purple:
## sd_card_top
module sd_card_top
#(
	parameter  SPI_LOW_SPEED_DIV = 248,          
	parameter  SPI_HIGH_SPEED_DIV = 0            
)
(
	input            clk,
	input            rst,
	output           SD_nCS,                     
	output           SD_DCLK,                    
	output           SD_MOSI,                    
	input            SD_MISO,                    
	output           sd_init_done,               
	input            sd_sec_read,                
	input[31:0]      sd_sec_read_addr,           
	output[7:0]      sd_sec_read_data,           
	output           sd_sec_read_data_valid,     
	output           sd_sec_read_end,            
	input            sd_sec_write,               
	input[31:0]      sd_sec_write_addr,          
	input[7:0]       sd_sec_write_data,          
	output           sd_sec_write_data_req,      
	output           sd_sec_write_end            
);
clock: 2.4 ns
lec_check: 0
abc_area: 1
cap_margin: 5
core_margin: 2
core_utilization: 70
cts_cluster_diameter: 201
cts_cluster_size: 14
slew_margin: 20
run.sh (not shown) runs the stock make flow with config.mk's settings and CLKGATE_MAP_FILE=.
The inputs of orange differ from those of purple as listed below.
Settings: removing CTS_CLUSTER_DIAMETER (formerly 201); changing CORE_UTILIZATION from 70 to 60; changing CAP_MARGIN from 5 to 20; changing CTS_CLUSTER_SIZE from 14 to 95; removing ABC_AREA (formerly 1); changing the clock period (ns, I/O delays scaled along) from 2.4 to 4.08.
### Flow results
orange vs. purple: worst endpoint data arrival time now larger, portion of total power attributed to the clock network now larger, maximum fanout count along the critical path now larger, total power now smaller. Relative to purple, sequential-to-total area share from yosys stat has gone up in orange. For the synthesized netlist cell count, orange came in 171 lower than purple did. In the metrics for purple and orange, the one carrying the lower aggregate global-route resource usage is orange. orange vs purple: non-clock buffer count down in orange. Of orange and purple, it is orange that has the lower global routing usage on met3. Relative to purple, total wire length after detailed routing has decreased by about 6% in orange. Between purple and orange, relative contribution of sequential cells to total power is lower for orange, purple comes in above that.

Starting RTL as in the previous note.
Settings: LEC_CHECK=0, ABC_AREA=0, CAP_MARGIN=20, CORE_MARGIN=2, CORE_UTILIZATION=72, CTS_CLUSTER_DIAMETER=205, CTS_CLUSTER_SIZE=15, HOLD_SLACK_MARGIN=-0.08, PLACE_DENSITY=0.82, SETUP_SLACK_MARGIN=-0.2, SLEW_MARGIN=20; clock period 1.99 ns.
The first run did not get past 5_1_grt on GRT-0232.
Edit:
--- a/flow/config.mk
+++ b/flow/config.mk
@@ -8 +8 @@
-export ABC_AREA = 0
+export ABC_AREA = 1
@@ -11,6 +11,3 @@
-export CORE_UTILIZATION = 72
-export CTS_CLUSTER_DIAMETER = 205
-export CTS_CLUSTER_SIZE = 15
-export HOLD_SLACK_MARGIN = -0.08
-export PLACE_DENSITY = 0.82
-export SETUP_SLACK_MARGIN = -0.2
+export CORE_UTILIZATION = 69
+export PLACE_DENSITY = 0.39
+export SETUP_SLACK_MARGIN = 0.14
What happened:
- The changed run produced a layout that fails on negative setup slack
- die size rises by 6.1%
- synthesized area rises by 1.9%
- synthesized cell count rises by 17%
Edit:
--- a/flow/config.mk
+++ b/flow/config.mk
@@ -8 +7,0 @@
-export ABC_AREA = 1
@@ -11,3 +10,2 @@
-export CORE_UTILIZATION = 69
-export PLACE_DENSITY = 0.39
-export SETUP_SLACK_MARGIN = 0.14
+export CORE_UTILIZATION = 66
+export CTS_CLUSTER_SIZE = 15
==> flow/constraint.sdc (replaced) <==
create_clock -name core_clock -period 2.24 [get_ports {clk}]
set_input_delay 0.4480 -clock core_clock [delete_from_list [all_inputs] [get_ports {clk}]]
set_output_delay 0.4480 -clock core_clock [all_outputs]
set_load 0.01 [all_outputs]
Result: The changed run produced a layout that fails on negative setup slack. Worst hold slack is better by 0.043 ns. Maximum frequency fell by 3.8%. Routed wire length fell by 20%. Non-clock buffer count went up by 3. Utilization falls by 6.0 points. Setup slack improves by 0.16 ns. Final cell count is lower by 11%. Total power is lower by 19%.
Edit:
--- a/flow/config.mk
+++ b/flow/config.mk
@@ -10,2 +10,2 @@
-export CORE_UTILIZATION = 66
-export CTS_CLUSTER_SIZE = 15
+export CORE_UTILIZATION = 40
+export SETUP_SLACK_MARGIN = 0.38
==> flow/constraint.sdc (replaced) <==
create_clock -name core_clock -period 3.58 [get_ports {clk}]
set_input_delay 0.7160 -clock core_clock [delete_from_list [all_inputs] [get_ports {clk}]]
set_output_delay 0.7160 -clock core_clock [all_outputs]
set_load 0.01 [all_outputs]
The changed run went through all stages and came out clean. Wire length falls by roughly a tenth. Total power falls by a quarter to a third. Global-route usage falls by 16 points. Worst setup slack gains 0.74 ns. Clock power falls by a quarter to a third. Via count falls by roughly a tenth.
Edit:
--- a/flow/config.mk
+++ b/flow/config.mk
@@ -7,0 +8 @@
+export ABC_AREA = 1
@@ -10,2 +11,3 @@
-export CORE_UTILIZATION = 40
-export SETUP_SLACK_MARGIN = 0.38
+export CORE_UTILIZATION = 72
+export PLACE_DENSITY = 0.39
+export SETUP_SLACK_MARGIN = -0.04
==> flow/constraint.sdc (replaced) <==
create_clock -name core_clock -period 2.26 [get_ports {clk}]
set_input_delay 0.4520 -clock core_clock [delete_from_list [all_inputs] [get_ports {clk}]]
set_output_delay 0.4520 -clock core_clock [all_outputs]
set_load 0.01 [all_outputs]
Outcome:
- The new run finished clean
- synthesized area rose slightly
- total power grows by well over a third
- design area stays flat
- first-iteration DRC count is higher by well over a third
- clock power goes up by well over a third
- routed wire length went up by roughly a tenth
- clock-buffer cell count shrinks by 6
Edit:
--- a/flow/config.mk
+++ b/flow/config.mk
@@ -8 +7,0 @@
-export ABC_AREA = 1
@@ -11,3 +10 @@
-export CORE_UTILIZATION = 72
-export PLACE_DENSITY = 0.39
-export SETUP_SLACK_MARGIN = -0.04
+export CORE_UTILIZATION = 48
==> flow/constraint.sdc (replaced) <==
create_clock -name core_clock -period 3.58 [get_ports {clk}]
set_input_delay 0.7160 -clock core_clock [delete_from_list [all_inputs] [get_ports {clk}]]
set_output_delay 0.7160 -clock core_clock [all_outputs]
set_load 0.01 [all_outputs]
What happened:
- wire length went down by 7.8%
- via count went down by 14%
- combinational power went down by 73%
- worst setup slack is better by 0.29 ns
- power went down by 43%
- critical path depth went down by 1
- sequential share of layout area went up by 0.66 points
- clock power went down by 39%

sd_card_top again, from the RTL that the note above started with.
Design sd_card_top, start of the top module:
module sd_card_top
#(
	parameter  SPI_LOW_SPEED_DIV = 248,          
	parameter  SPI_HIGH_SPEED_DIV = 0            
)
(
	input            clk,
	input            rst,
	output           SD_nCS,                     
	output           SD_DCLK,                    
	output           SD_MOSI,                    
	input            SD_MISO,                    
	output           sd_init_done,               
	input            sd_sec_read,                
	input[31:0]      sd_sec_read_addr,           
	output[7:0]      sd_sec_read_data,           
	output           sd_sec_read_data_valid,     
	output           sd_sec_read_end,            
	input            sd_sec_write,               
	input[31:0]      sd_sec_write_addr,          
	input[7:0]       sd_sec_write_data,          
	output           sd_sec_write_data_req,      
	output           sd_sec_write_end            
);
clock: 2.34 ns
lec_check: 0
abc_area: 0
cap_margin: 5
cell_pad_in_sites_global_placement: 0
core_aspect_ratio: 0.95
core_margin: 2
core_utilization: 72
cts_cluster_size: 14
setup_slack_margin: -0.19
slew_margin: 30
tns_end_percent: 95
The starting point finished but failed the layout checks on negative setup slack.
Then changed:
- CORE_ASPECT_RATIO: 0.95 -> 0.91
- HOLD_SLACK_MARGIN: not set -> 0.06
- PLACE_DENSITY: not set -> 0.64
- SETUP_SLACK_MARGIN: -0.19 -> -0.55
- SLEW_MARGIN: 30 -> 5
- TNS_END_PERCENT: 95 -> 25
- clock period: 2.34 -> 5.75 ns (I/O delays scaled with it)
This time the run produced a clean layout.
Combinational power goes down by well over a third.
Setup slack improves by 2.4 ns.
Via count went down by a few percent.
Routed wire length came out lower by roughly a tenth.
Area after synthesis is unchanged.
Final area decreases by a few percent.
Power drops by well over a third.
Maximum frequency went down by a quarter to a third.
Then changed:
- ABC_AREA: 0 -> not set
- CAP_MARGIN: 5 -> 20
- CELL_PAD_IN_SITES_GLOBAL_PLACEMENT: 0 -> not set
- CORE_ASPECT_RATIO: 0.91 -> not set
- CORE_UTILIZATION: 72 -> 16
- CTS_CLUSTER_SIZE: 14 -> not set
- HOLD_SLACK_MARGIN: 0.06 -> not set
- PLACE_DENSITY: 0.64 -> not set
- SETUP_SLACK_MARGIN: -0.55 -> not set
- SLEW_MARGIN: 5 -> 20
- TNS_END_PERCENT: 25 -> not set
- clock period: 5.75 -> 5.65 ns (I/O delays scaled with it)
Worst setup slack loses 0.34 ns.
Register-to-register slack loses 0.34 ns.
Power rose by a few percent.
Wire length rose by a few percent.
Die size rose to 4.3 times its value.
Non-clock buffer count rose by 3.
Flip-flop count stays the same.
Via count fell by a little under a tenth.
Design area rose by a little under a tenth.
Then changed:
- CAP_MARGIN: 20 -> 30
- CELL_PAD_IN_SITES_DETAIL_PLACEMENT: not set -> 1
- CORE_UTILIZATION: 16 -> 40
- clock period: 5.65 -> 3.35 ns (I/O delays scaled with it)
Outcome: Core utilization came out higher by 30 points. Synthesized cell count stays the same. Routed wire length rose by a few percent. Cell area came out lower slightly. Die size decreases by well over a third. Non-clock buffer count rose by 25. Clock-buffer cell count went up by 7. Worst setup slack gets worse by 1.5 ns. Total power rises by well over a third. Worst hold slack improves by 0.016 ns.

Setup of lane 1:
sd_card_top again, from the RTL that the note above started with.
clock: 5.0 ns
lec_check: 0
abc_area: 0
cap_margin: 20
core_aspect_ratio: 0.61
core_margin: 6
core_utilization: 63
cts_cluster_size: 25
gpl_timing_driven: 0
max_routing_layer: met4
setup_slack_margin: 0.93
slew_margin: 10
tns_end_percent: 35
In summary, lane 1 completed successfully, with a layout that passed the timing, design-rule and antenna checks.
### lane 1 -> lane 2
==> flow/config.mk <==
export PLATFORM = sky130hd
export DESIGN_NAME = sd_card_top
export DESIGN_NICKNAME = sd_card_top
export VERILOG_FILES = /design/flow/design.v
export SDC_FILE = /design/flow/constraint.sdc
export NUM_CORES = 4
export LEC_CHECK = 0
export CAP_MARGIN = 20
export CORE_MARGIN = 2
export CORE_UTILIZATION = 40
export SLEW_MARGIN = 20
==> flow/constraint.sdc <==
create_clock -name core_clock -period 3.79 [get_ports {clk}]
set_input_delay 0.7580 -clock core_clock [delete_from_list [all_inputs] [get_ports {clk}]]
set_output_delay 0.7580 -clock core_clock [all_outputs]
set_load 0.01 [all_outputs]
--- outcome ---
- Lane 2 did not stop at any stage, and its layout met the timing, design-rule and antenna checks.
- Going from lane 1 to lane 2, number of CTS-inserted buffers grows by 4.
- Compared to lane 1, lane 2 has depth of the worst register-to-register path 1 higher.
- In the reports for lane 1 and lane 2, the smaller detailed-route wire length per cell belongs to lane 2.
- Summary of lane 2 over lane 1: final cell count up 82; first-pass GRT wire length saw a decrease.
Relative to lane 2, the following input files were edited for lane 3:
diff --git a/flow/config.mk b/flow/config.mk
--- a/flow/config.mk
+++ b/flow/config.mk
@@ -7,0 +8 @@
+export ABC_AREA = 1
@@ -9 +10 @@
-export CORE_MARGIN = 2
+export CORE_MARGIN = 5
@@ -10,0 +12 @@
+export GPL_TIMING_DRIVEN = 0
==> flow/constraint.sdc <==
create_clock -name core_clock -period 5.0 [get_ports {clk}]
set_input_delay 1.0000 -clock core_clock [delete_from_list [all_inputs] [get_ports {clk}]]
set_output_delay 1.0000 -clock core_clock [all_outputs]
set_load 0.01 [all_outputs]
Notes after the runs:
The critical setup path kind comes out reg2reg in one run and reg2out in the other, namely in lane 2 and lane 3 respectively.
Lane 3 vs. lane 2: signed area change from the synthesized netlist to the final layout higher; average detailed-routed wire length per instance went down; cell count went up.
Relative to lane 3, the following input files were edited for lane 4:
diff --git a/flow/config.mk b/flow/config.mk
--- a/flow/config.mk
+++ b/flow/config.mk
@@ -8 +7,0 @@
-export ABC_AREA = 1
@@ -10,3 +9,3 @@
-export CORE_MARGIN = 5
-export CORE_UTILIZATION = 40
-export GPL_TIMING_DRIVEN = 0
+export CORE_MARGIN = 2
+export CORE_UTILIZATION = 64
+export SETUP_SLACK_MARGIN = 0.83
==> flow/constraint.sdc <==
create_clock -name core_clock -period 3.4 [get_ports {clk}]
set_input_delay 0.6800 -clock core_clock [delete_from_list [all_inputs] [get_ports {clk}]]
set_output_delay 0.6800 -clock core_clock [all_outputs]
set_load 0.01 [all_outputs]
Results
Changes observed in lane 4 relative to lane 3: routed wire length went down about 3%; non-clock buffer count in the final layout now sits lower. Taking lane 3 as the reference, in lane 4 power in sequential cells picked up an extra 38%, count of pins over their slew limit roughly the same. Going from lane 3 to lane 4, static leakage power dropped 3.7%; count of clock-buffer cells in the layout dropped about 9%.
Power is estimated from default activity; no workload was simulated.
